==> job 1552 <==
## lcd_driver_top
module lcd_driver_top (
    input  wire clk,
    input  wire rst_n,
    output wire lcd_resetn,
    output wire lcd_cs,
    output wire lcd_dc,
    output wire lcd_sclk,
    output wire lcd_sda
);
clock: 2.87 ns
lec_check: 0
cap_margin: 20
cell_pad_in_sites_detail_placement: 2
cell_pad_in_sites_global_placement: 1
core_aspect_ratio: 0.98
core_margin: 2
core_utilization: 40
hold_slack_margin: 0.09
max_routing_layer: met4
min_routing_layer: met2
slew_margin: 20
tns_end_percent: 40
run.sh (not shown) runs the stock make flow with config.mk's settings and CLKGATE_MAP_FILE=.
==> job 618: changes against job 1552 <==
==> flow/config.mk (replaced) <==
export PLATFORM = sky130hd
export DESIGN_NAME = lcd_driver_top
export DESIGN_NICKNAME = lcd_driver_top
export VERILOG_FILES = /design/flow/design.v
export SDC_FILE = /design/flow/constraint.sdc
export NUM_CORES = 4
export LEC_CHECK = 0
export ABC_AREA = 1
export CAP_MARGIN = 20
export CORE_MARGIN = 2
export CORE_UTILIZATION = 72
export CTS_CLUSTER_SIZE = 15
export PLACE_DENSITY_LB_ADDON = 0.0
export SLEW_MARGIN = 20
==> flow/constraint.sdc (replaced) <==
create_clock -name core_clock -period 2.14 [get_ports {clk}]
set_input_delay 0.4280 -clock core_clock [delete_from_list [all_inputs] [get_ports {clk}]]
set_output_delay 0.4280 -clock core_clock [all_outputs]
set_load 0.01 [all_outputs]
==> qor.yml <==
worst_setup_path:
  crit_path_start_kind: "flop"
  crit_chain: "inv_1 > ha_4 > and3b_1 > or4_4 > a211o_4 > and3_4 > nand3b_4 > mux2_2"
status:
  run_status: "timing/DRC/antenna clean"
grt:
  grt-busiest-layer: "met3"
  grt_use_met2: 0.474
layout:
  layout.nets: 1363
power:
  cellInternalPower_mw: 6.09
synth:
  syn_avg_cell_area_um2: 10.7
timing:
  count_of_final_max_slew_check_failures: 0
  tightestPinTransition_ns: 0.988
-- figures above: job 1552

==> qor.yml <==
status:
  run_status: "stopped before the end"
  last_flow_stage_reached: "global routing (5_1_grt)"
synth:
  edff_count_synth: 0
  yosys.area_share.simple: 0.334
  ys_seq_frac: 0.456
  synthTopLogicFamily: "simple AND/OR/NAND/NOR gates"
  synth_cells: 1946
  syn_avg_cell_area_um2: 7.42
floorplanning:
  die_width_um: 146
clocking:
  cts_root_buffer: "sky130_fd_sc_hd__clkbuf_16"
  cts_resized: 59
-- figures above: job 618


========
==> trial 61 <==
lcd_driver_top again, from the RTL that the note above started with.
clock: 10.0 ns
lec_check: 0
cap_margin: 20
cell_pad_in_sites_global_placement: 3
core_margin: 2
core_utilization: 52
max_routing_layer: met4
min_routing_layer: met2
place_density_lb_addon: 0.08
setup_slack_margin: -0.72
slew_margin: 20
==> trial 17 (differences from trial 61) <==
ABC_AREA = 1   (was default)
CELL_PAD_IN_SITES_GLOBAL_PLACEMENT = default   (was 3)
CORE_UTILIZATION = 72   (was 52)
MAX_ROUTING_LAYER = default   (was met4)
MIN_ROUTING_LAYER = default   (was met2)
PLACE_DENSITY_LB_ADDON = default   (was 0.08)
SETUP_SLACK_MARGIN = default   (was -0.72)
==> flow/constraint.sdc (replaced) <==
create_clock -name core_clock -period 2.23 [get_ports {clk}]
set_input_delay 0.4460 -clock core_clock [delete_from_list [all_inputs] [get_ports {clk}]]
set_output_delay 0.4460 -clock core_clock [all_outputs]
set_load 0.01 [all_outputs]
==> comparison <==
Trial 61 did not get past global placement without I/O (FLW-0024). Trial 17 finished with setup timing left.
Between trial 17 and trial 61, the lower die size is in trial 17 (gap about 25%, measured against trial 61).
Against trial 17, the synthesized cell count of trial 61 is lower by about 33%.
In trial 61 the synthesized area is lower than in trial 17, by 3.3%.
==> figures <==
quantity                                                                                           trial 61                  trial 17
Mux area share                                                                                        13.9%                        0%
Post-synthesis cell count                                                                             1,301                     1,946
Portion of synthesized cell area occupied by the leading cell type                                    46.6%                     45.0%
Total cell area reported by yosys after synthesis                                                14,000 um2                14,400 um2
Area fraction in full adders, half adders and majority gates                                          2.42%                     2.34%
Die span in x                                                                                        168 um                    146 um
Run status                                                                                   did not finish           failed layout checks
Failing step                                                                   global placement without I/O                         -
Reasons for failing layout checks                                                                         -              setup timing
Die height                                                                                           168 um                    146 um
Number of standard-cell rows in the floorplan                                                            59                        51
Starting density of the core                                                                          53.3%                     73.7%
Number of distinct library cells after synthesis                                                         86                        46
Floorplan Core Area                                                                              26,200 um2                19,600 um2
Post-synthesis cell area                                                                         14,000 um2                14,400 um2
Syn Area/Cell                                                                                      10.7 um2                  7.42 um2
Count leader, synth                                                                sky130_fd_sc_hd__dfrtp_1  sky130_fd_sc_hd__nand2_1
Ao+oa area frac                                                                                       15.9%                     10.2%
Die Footprint                                                                                    28,200 um2                21,200 um2
Share of the synthesized netlist area taken by xor and xnor gates                                     2.55%                     2.06%
Sequential share of the synthesized area                                                              47.2%                     45.6%
Basic-gate share of the synthesized area counting and, or, nand and nor cells                         14.7%                     33.4%
Yosys Instances                                                                                       1,301                     1,946
Yosys warns                                                                                               4                         4
Mapped Nets                                                                                           1,330                     1,975

========
==> run R <==
==> flow/design.v <==
module data_source (
    input wire clk,
    input wire rst_n,
    output reg fifo_write_valid,
    output reg [8:0] fifo_write_data,
    input wire fifo_write_ready,
    output reg lcd_resetn
);
localparam MAX_CMDS = 69;
reg [8:0] init_cmd[MAX_CMDS:0];
localparam INIT_RESET   = 4'd0;
localparam INIT_PREPARE = 4'd1;
localparam INIT_WAKEUP  = 4'd2;
localparam INIT_SNOOZE  = 4'd3;
localparam INIT_WORKING = 4'd4;
localparam SEND_PIXEL_H = 4'd5;
localparam SEND_PIXEL_L = 4'd6;
localparam FRAME_DONE   = 4'd7;
localparam CNT_100MS = 32'd2700000;
localparam CNT_120MS = 32'd3240000;
localparam CNT_200MS = 32'd5400000;
reg [3:0] init_state;
reg [6:0] cmd_index;
reg [31:0] delay_cnt;
reg [15:0] pixel_cnt;
reg [15:0] pixel_data;
reg [3:0] frame_cmd_index;
localparam LCD_WIDTH = 240;
localparam LCD_HEIGHT = 135;
localparam PIXEL_COUNT = LCD_WIDTH * LCD_HEIGHT;
localparam COLOR_BLUE  = 16'h001F;
localparam COLOR_GREEN = 16'h07E0;
localparam COLOR_RED   = 16'hF800;
localparam CMD_CASET = 9'h02A;
localparam CMD_RASET = 9'h02B;
localparam CMD_RAMWR = 9'h02C;
initial begin
    init_cmd[0] = 9'h036;
    init_cmd[1] = 9'h170;
    init_cmd[2] = 9'h03A;
    init_cmd[3] = 9'h105;
    init_cmd[4] = 9'h0B2;
    init_cmd[5] = 9'h10C;
    init_cmd[6] = 9'h10C;
    init_cmd[7] = 9'h100;
    init_cmd[8] = 9'h133;
    init_cmd[9] = 9'h133;
    init_cmd[10] = 9'h0B7;
    init_cmd[11] = 9'h135;
    init_cmd[12] = 9'h0BB;
    init_cmd[13] = 9'h119;
    init_cmd[14] = 9'h0C0;
    init_cmd[15] = 9'h12C;
    init_cmd[16] = 9'h0C2;
    init_cmd[17] = 9'h101;
    init_cmd[18] = 9'h0C3;
    init_cmd[19] = 9'h112;
    init_cmd[20] = 9'h0C4;
    init_cmd[21] = 9'h120;
    init_cmd[22] = 9'h0C6;
    init_cmd[23] = 9'h10F;
    init_cmd[24] = 9'h0D0;
    init_cmd[25] = 9'h1A4;
    init_cmd[26] = 9'h1A1;
    init_cmd[27] = 9'h0E0;
    init_cmd[28] = 9'h1D0;
    init_cmd[29] = 9'h104;
    init_cmd[30] = 9'h10D;
    init_cmd[31] = 9'h111;
    init_cmd[32] = 9'h113;
    init_cmd[33] = 9'h12B;
    init_cmd[34] = 9'h13F;
    init_cmd[35] = 9'h154;
    init_cmd[36] = 9'h14C;
    init_cmd[37] = 9'h118;
    init_cmd[38] = 9'h10D;
    init_cmd[39] = 9'h10B;
    init_cmd[40] = 9'h11F;
    init_cmd[41] = 9'h123;
    init_cmd[42] = 9'h0E1;
    init_cmd[43] = 9'h1D0;
    init_cmd[44] = 9'h104;
    init_cmd[45] = 9'h10C;
    init_cmd[46] = 9'h111;
    init_cmd[47] = 9'h113;
    init_cmd[48] = 9'h12C;
    init_cmd[49] = 9'h13F;
    init_cmd[50] = 9'h144;
    init_cmd[51] = 9'h151;
    init_cmd[52] = 9'h12F;
    init_cmd[53] = 9'h11F;
    init_cmd[54] = 9'h11F;
    init_cmd[55] = 9'h120;
    init_cmd[56] = 9'h123;
    init_cmd[57] = 9'h021;
    init_cmd[58] = 9'h029;
    init_cmd[59] = 9'h02A;
    init_cmd[60] = 9'h100;
    init_cmd[61] = 9'h128;
    init_cmd[62] = 9'h101;
    init_cmd[63] = 9'h117;
    init_cmd[64] = 9'h02B;
    init_cmd[65] = 9'h100;
    init_cmd[66] = 9'h135;
    init_cmd[67] = 9'h100;
    init_cmd[68] = 9'h1BB;
    init_cmd[69] = 9'h02C;
end
always @(posedge clk or negedge rst_n) begin
    if (!rst_n) begin
        init_state <= INIT_RESET;
        cmd_index <= 0;
        delay_cnt <= 0;
        pixel_cnt <= 0;
        pixel_data <= 0;
        frame_cmd_index <= 0;
        lcd_resetn <= 0;
        fifo_write_valid <= 0;
        fifo_write_data <= 0;
    end else begin
        fifo_write_valid <= 0;
        case (init_state)
            INIT_RESET: begin
                lcd_resetn <= 0;
                if (delay_cnt == CNT_100MS) begin
                    delay_cnt <= 0;
                    init_state <= INIT_PREPARE;
                    lcd_resetn <= 1;
                end else begin
                    delay_cnt <= delay_cnt + 1;
                end
            end
            INIT_PREPARE: begin
                if (delay_cnt == CNT_200MS) begin
                    delay_cnt <= 0;
                    init_state <= INIT_WAKEUP;
                end else begin
                    delay_cnt <= delay_cnt + 1;
                end
            end
            INIT_WAKEUP: begin
                if (fifo_write_ready && !fifo_write_valid) begin
                    fifo_write_valid <= 1;
                    fifo_write_data <= 9'h011;
                    init_state <= INIT_SNOOZE;
                end
            end
            INIT_SNOOZE: begin
                if (delay_cnt == CNT_120MS) begin
                    delay_cnt <= 0;
                    cmd_index <= 0;
                    init_state <= INIT_WORKING;
                end else begin
                    delay_cnt <= delay_cnt + 1;
                end
            end
            INIT_WORKING: begin
                if (cmd_index <= MAX_CMDS) begin
                    if (fifo_write_ready && !fifo_write_valid) begin
                        fifo_write_valid <= 1;
                        fifo_write_data <= init_cmd[cmd_index];
                        cmd_index <= cmd_index + 1;
                    end
                end else begin
                    init_state <= SEND_PIXEL_H;
                    pixel_cnt <= 0;
                end
            end
            SEND_PIXEL_H: begin
                if (pixel_cnt < PIXEL_COUNT) begin
                    if (pixel_cnt < (PIXEL_COUNT / 3))
                        pixel_data <= COLOR_BLUE;
                    else if (pixel_cnt < (PIXEL_COUNT * 2 / 3))
                        pixel_data <= COLOR_GREEN;
                    else
                        pixel_data <= COLOR_RED;
                    if (fifo_write_ready && !fifo_write_valid) begin
                        fifo_write_valid <= 1;
                        fifo_write_data <= {1'b1, pixel_data[15:8]};
                        init_state <= SEND_PIXEL_L;
                    end
                end else begin
                    init_state <= FRAME_DONE;
                    frame_cmd_index <= 0;
                end
            end
            SEND_PIXEL_L: begin
                if (fifo_write_ready && !fifo_write_valid) begin
                    fifo_write_valid <= 1;
                    fifo_write_data <= {1'b1, pixel_data[7:0]};
                    pixel_cnt <= pixel_cnt + 1;
                    init_state <= SEND_PIXEL_H;
                end
            end
            FRAME_DONE: begin
                if (fifo_write_ready && !fifo_write_valid) begin
                    fifo_write_valid <= 1;
                    case (frame_cmd_index)
                        4'd0: fifo_write_data <= CMD_CASET;
                        4'd1: fifo_write_data <= 9'h100;
                        4'd2: fifo_write_data <= 9'h128;
                        4'd3: fifo_write_data <= 9'h101;
                        4'd4: fifo_write_data <= 9'h117;
                        4'd5: fifo_write_data <= CMD_RASET;
                        4'd6: fifo_write_data <= 9'h100;
                        4'd7: fifo_write_data <= 9'h135;
                        4'd8: fifo_write_data <= 9'h100;
                        4'd9: fifo_write_data <= 9'h1BB;
                        4'd10: fifo_write_data <= CMD_RAMWR;
                    endcase
                    if (frame_cmd_index == 4'd10) begin
                        frame_cmd_index <= 0;
                        pixel_cnt <= 0;
                        init_state <= SEND_PIXEL_H;
                    end else begin
                        frame_cmd_index <= frame_cmd_index + 1;
                    end
                end
            end
            default: init_state <= INIT_RESET;
        endcase
    end
end
endmodule
module fifo #(
    parameter DEPTH = 16,
    parameter WIDTH = 9
) (
    input wire clk,
    input wire rst_n,
    input wire read_ready,
    output wire read_valid,
    output reg [WIDTH-1:0] read_data,
    output wire write_ready,
    input wire write_valid,
    input wire [WIDTH-1:0] write_data
);
localparam PTR_BITS = $clog2(DEPTH);
reg [WIDTH-1:0] data [DEPTH-1:0];
reg [PTR_BITS:0] wr_ptr, rd_ptr;
wire [PTR_BITS:0] n = wr_ptr - rd_ptr;
integer i;
always @(posedge clk or negedge rst_n) begin
    if (!rst_n) begin
        for (i = 0; i < DEPTH; i = i + 1) begin
            data[i] <= 0;
        end
        wr_ptr <= 0;
        rd_ptr <= 0;
        read_data <= 0;
    end else begin
        if (write_valid && write_ready) begin
            data[wr_ptr[PTR_BITS-1:0]] <= write_data;
            wr_ptr <= wr_ptr + 1;
        end
        if (read_valid && read_ready) begin
            read_data <= data[rd_ptr[PTR_BITS-1:0]];
            rd_ptr <= rd_ptr + 1;
        end
    end
end
assign read_valid = (n != 0);
assign write_ready = (n != DEPTH);
endmodule
module serializer(
    input clk,
    input rst_n,
    input fifo_valid,         
    input [8:0] fifo_data,   
    output fifo_read_ready,   
    output reg CS,          
    output reg SCLK,       
    output reg D_C,          
    output reg SDA          
);
    localparam IDLE  = 2'd0;
    localparam LOAD  = 2'd1;
    localparam SHIFT = 2'd2;
    localparam DONE  = 2'd3;
    reg [1:0] state;
    reg [7:0] shift_reg;  
    reg [2:0] crt;   
    assign fifo_read_ready = (state == IDLE);
    always @(posedge clk or negedge rst_n) begin
        if (!rst_n) begin
            state     <= IDLE;
            shift_reg <= 8'd0;
            crt   <= 0;
            CS        <= 1;  
            SCLK      <= 0;
            D_C       <= 0;
            SDA       <= 0;
        end else begin
            case (state)
                IDLE: begin
                    CS   <= 1;
                    SCLK <= 0;
                    if (fifo_valid) begin
                        state <= LOAD;
                    end
                end
                LOAD: begin
                    D_C       <= fifo_data[8];  
                    shift_reg <= fifo_data[7:0];
                    crt <= 3'd7;  
                    CS        <= 0;  
                    state     <= SHIFT;
                end
                SHIFT: begin                 
                    if (SCLK == 0) begin
                        SCLK <= 1;
                        SDA  <= shift_reg[crt];
                    end else begin
                        SCLK <= 0;
                        if (crt == 0)
                            state <= DONE;
                        else
                            crt <= crt - 1;
                    end
                end
                DONE: begin
                    CS    <= 1; 
                    state <= IDLE;
                end
                default: state <= IDLE;
            endcase
        end
    end
endmodule
module lcd_driver_top (
    input  wire clk,
    input  wire rst_n,
    output wire lcd_resetn,
    output wire lcd_cs,
    output wire lcd_dc,
    output wire lcd_sclk,
    output wire lcd_sda
);
wire ds_fifo_write_valid;
wire [8:0] ds_fifo_write_data;
wire ds_fifo_write_ready;
wire fifo_serial_read_valid;
wire [8:0] fifo_serial_read_data;
wire fifo_serial_read_ready;
data_source data_source_inst (
    .clk(clk),
    .rst_n(rst_n),
    .fifo_write_valid(ds_fifo_write_valid),
    .fifo_write_data(ds_fifo_write_data),
    .fifo_write_ready(ds_fifo_write_ready),
    .lcd_resetn(lcd_resetn)
);
fifo #(
    .DEPTH(16),
    .WIDTH(9)
) fifo_inst (
    .clk(clk),
    .rst_n(rst_n),
    .read_ready(fifo_serial_read_ready),
    .read_valid(fifo_serial_read_valid),
    .read_data(fifo_serial_read_data),
    .write_ready(ds_fifo_write_ready),
    .write_valid(ds_fifo_write_valid),
    .write_data(ds_fifo_write_data)
);
serializer serializer_inst (
    .clk(clk),
    .rst_n(rst_n),
    .fifo_valid(fifo_serial_read_valid),
    .fifo_data(fifo_serial_read_data),
    .fifo_read_ready(fifo_serial_read_ready),
    .CS(lcd_cs),
    .SCLK(lcd_sclk),
    .D_C(lcd_dc),
    .SDA(lcd_sda)
);
endmodule
==> flow/run.sh <==
#!/bin/bash
# the make line also repeats each setting of config.mk as NAME=value (left out here)
make -C /OpenROAD-flow-scripts/flow DESIGN_CONFIG=/design/flow/config.mk WORK_HOME=/design/flow/orfs CLKGATE_MAP_FILE= finish
==> flow/config.mk <==
export PLATFORM = sky130hd
export DESIGN_NAME = lcd_driver_top
export DESIGN_NICKNAME = lcd_driver_top
export VERILOG_FILES = /design/flow/design.v
export SDC_FILE = /design/flow/constraint.sdc
export NUM_CORES = 4
export LEC_CHECK = 0
export CAP_MARGIN = 25
export CELL_PAD_IN_SITES_DETAIL_PLACEMENT = 2
export CELL_PAD_IN_SITES_GLOBAL_PLACEMENT = 2
export CORE_ASPECT_RATIO = 0.81
export CORE_MARGIN = 5
export CORE_UTILIZATION = 35
export CTS_CLUSTER_DIAMETER = 333
export CTS_CLUSTER_SIZE = 26
export GPL_ROUTABILITY_DRIVEN = 0
export GPL_TIMING_DRIVEN = 0
export HOLD_SLACK_MARGIN = 0.07
export MAX_ROUTING_LAYER = met4
export MIN_ROUTING_LAYER = met1
export SETUP_SLACK_MARGIN = -0.34
export SLEW_MARGIN = 10
export TNS_END_PERCENT = 75
==> flow/constraint.sdc <==
create_clock -name core_clock -period 3.31 [get_ports {clk}]
set_input_delay 0.6620 -clock core_clock [delete_from_list [all_inputs] [get_ports {clk}]]
set_output_delay 0.6620 -clock core_clock [all_outputs]
set_load 0.01 [all_outputs]
==> run X: changes against run R <==
ABC_AREA = 1   (was not set)
CAP_MARGIN = 20   (was 25)
CELL_PAD_IN_SITES_DETAIL_PLACEMENT = not set   (was 2)
CELL_PAD_IN_SITES_GLOBAL_PLACEMENT = not set   (was 2)
CORE_ASPECT_RATIO = not set   (was 0.81)
CORE_MARGIN = 2   (was 5)
CORE_UTILIZATION = 72   (was 35)
CTS_CLUSTER_DIAMETER = not set   (was 333)
CTS_CLUSTER_SIZE = 82   (was 26)
GPL_ROUTABILITY_DRIVEN = not set   (was 0)
GPL_TIMING_DRIVEN = not set   (was 0)
HOLD_SLACK_MARGIN = not set   (was 0.07)
MAX_ROUTING_LAYER = not set   (was met4)
MIN_ROUTING_LAYER = not set   (was met1)
PLACE_DENSITY = 0.35   (was not set)
SETUP_SLACK_MARGIN = not set   (was -0.34)
SLEW_MARGIN = 20   (was 10)
TNS_END_PERCENT = not set   (was 75)
==> flow/constraint.sdc (replaced) <==
create_clock -name core_clock -period 2.1 [get_ports {clk}]
set_input_delay 0.4200 -clock core_clock [delete_from_list [all_inputs] [get_ports {clk}]]
set_output_delay 0.4200 -clock core_clock [all_outputs]
set_load 0.01 [all_outputs]
==> run C: changes against run R <==
CAP_MARGIN = 20   (was 25)
CELL_PAD_IN_SITES_DETAIL_PLACEMENT = not set   (was 2)
CELL_PAD_IN_SITES_GLOBAL_PLACEMENT = not set   (was 2)
CORE_ASPECT_RATIO = not set   (was 0.81)
CORE_MARGIN = 2   (was 5)
CORE_UTILIZATION = 9   (was 35)
CTS_CLUSTER_DIAMETER = not set   (was 333)
CTS_CLUSTER_SIZE = not set   (was 26)
GPL_ROUTABILITY_DRIVEN = not set   (was 0)
GPL_TIMING_DRIVEN = not set   (was 0)
HOLD_SLACK_MARGIN = not set   (was 0.07)
MAX_ROUTING_LAYER = not set   (was met4)
MIN_ROUTING_LAYER = not set   (was met1)
SETUP_SLACK_MARGIN = not set   (was -0.34)
SLEW_MARGIN = 20   (was 10)
TNS_END_PERCENT = not set   (was 75)
==> flow/constraint.sdc (replaced) <==
create_clock -name core_clock -period 10.7 [get_ports {clk}]
set_input_delay 2.1400 -clock core_clock [delete_from_list [all_inputs] [get_ports {clk}]]
set_output_delay 2.1400 -clock core_clock [all_outputs]
set_load 0.01 [all_outputs]
==> results <==
item                                                                                   run R                   run X           run C
Number of DRC markers after the initial detailed-route iteration                         911                       -             892
Setup Viol. Count Final                                                                  130                       -               0
Net count entering floorplan                                                            1330                    1975            1330
Highest routed layer                                                                    met4                       -            met4
Overall die area                                                                 44000 sq um             21200 sq um    158000 sq um
Run status                                                        complete, but fails checks  stopped before the end  finished clean
Failing step                                                                               -                 5_1_grt               -
Layout check failures                                                           setup timing                       -               -
Non-clock inverter total of the final layout                                              31                       -              31
Post-synthesis instance area                                                     14000 sq um             14400 sq um     14000 sq um
Area share of the largest cell type after synthesis                                    0.466                   0.450           0.466
Launching element type of the critical path                                        flip-flop                       -       flip-flop
Buffer share of cell area                                                             0.0368                       -          0.0106
Path depth of the worst reg2reg path                                                      11                       -               9
Via density                                                                             5.94                       -            3.09
Power figures rest on the tool's default switching activity, not on a simulated workload.
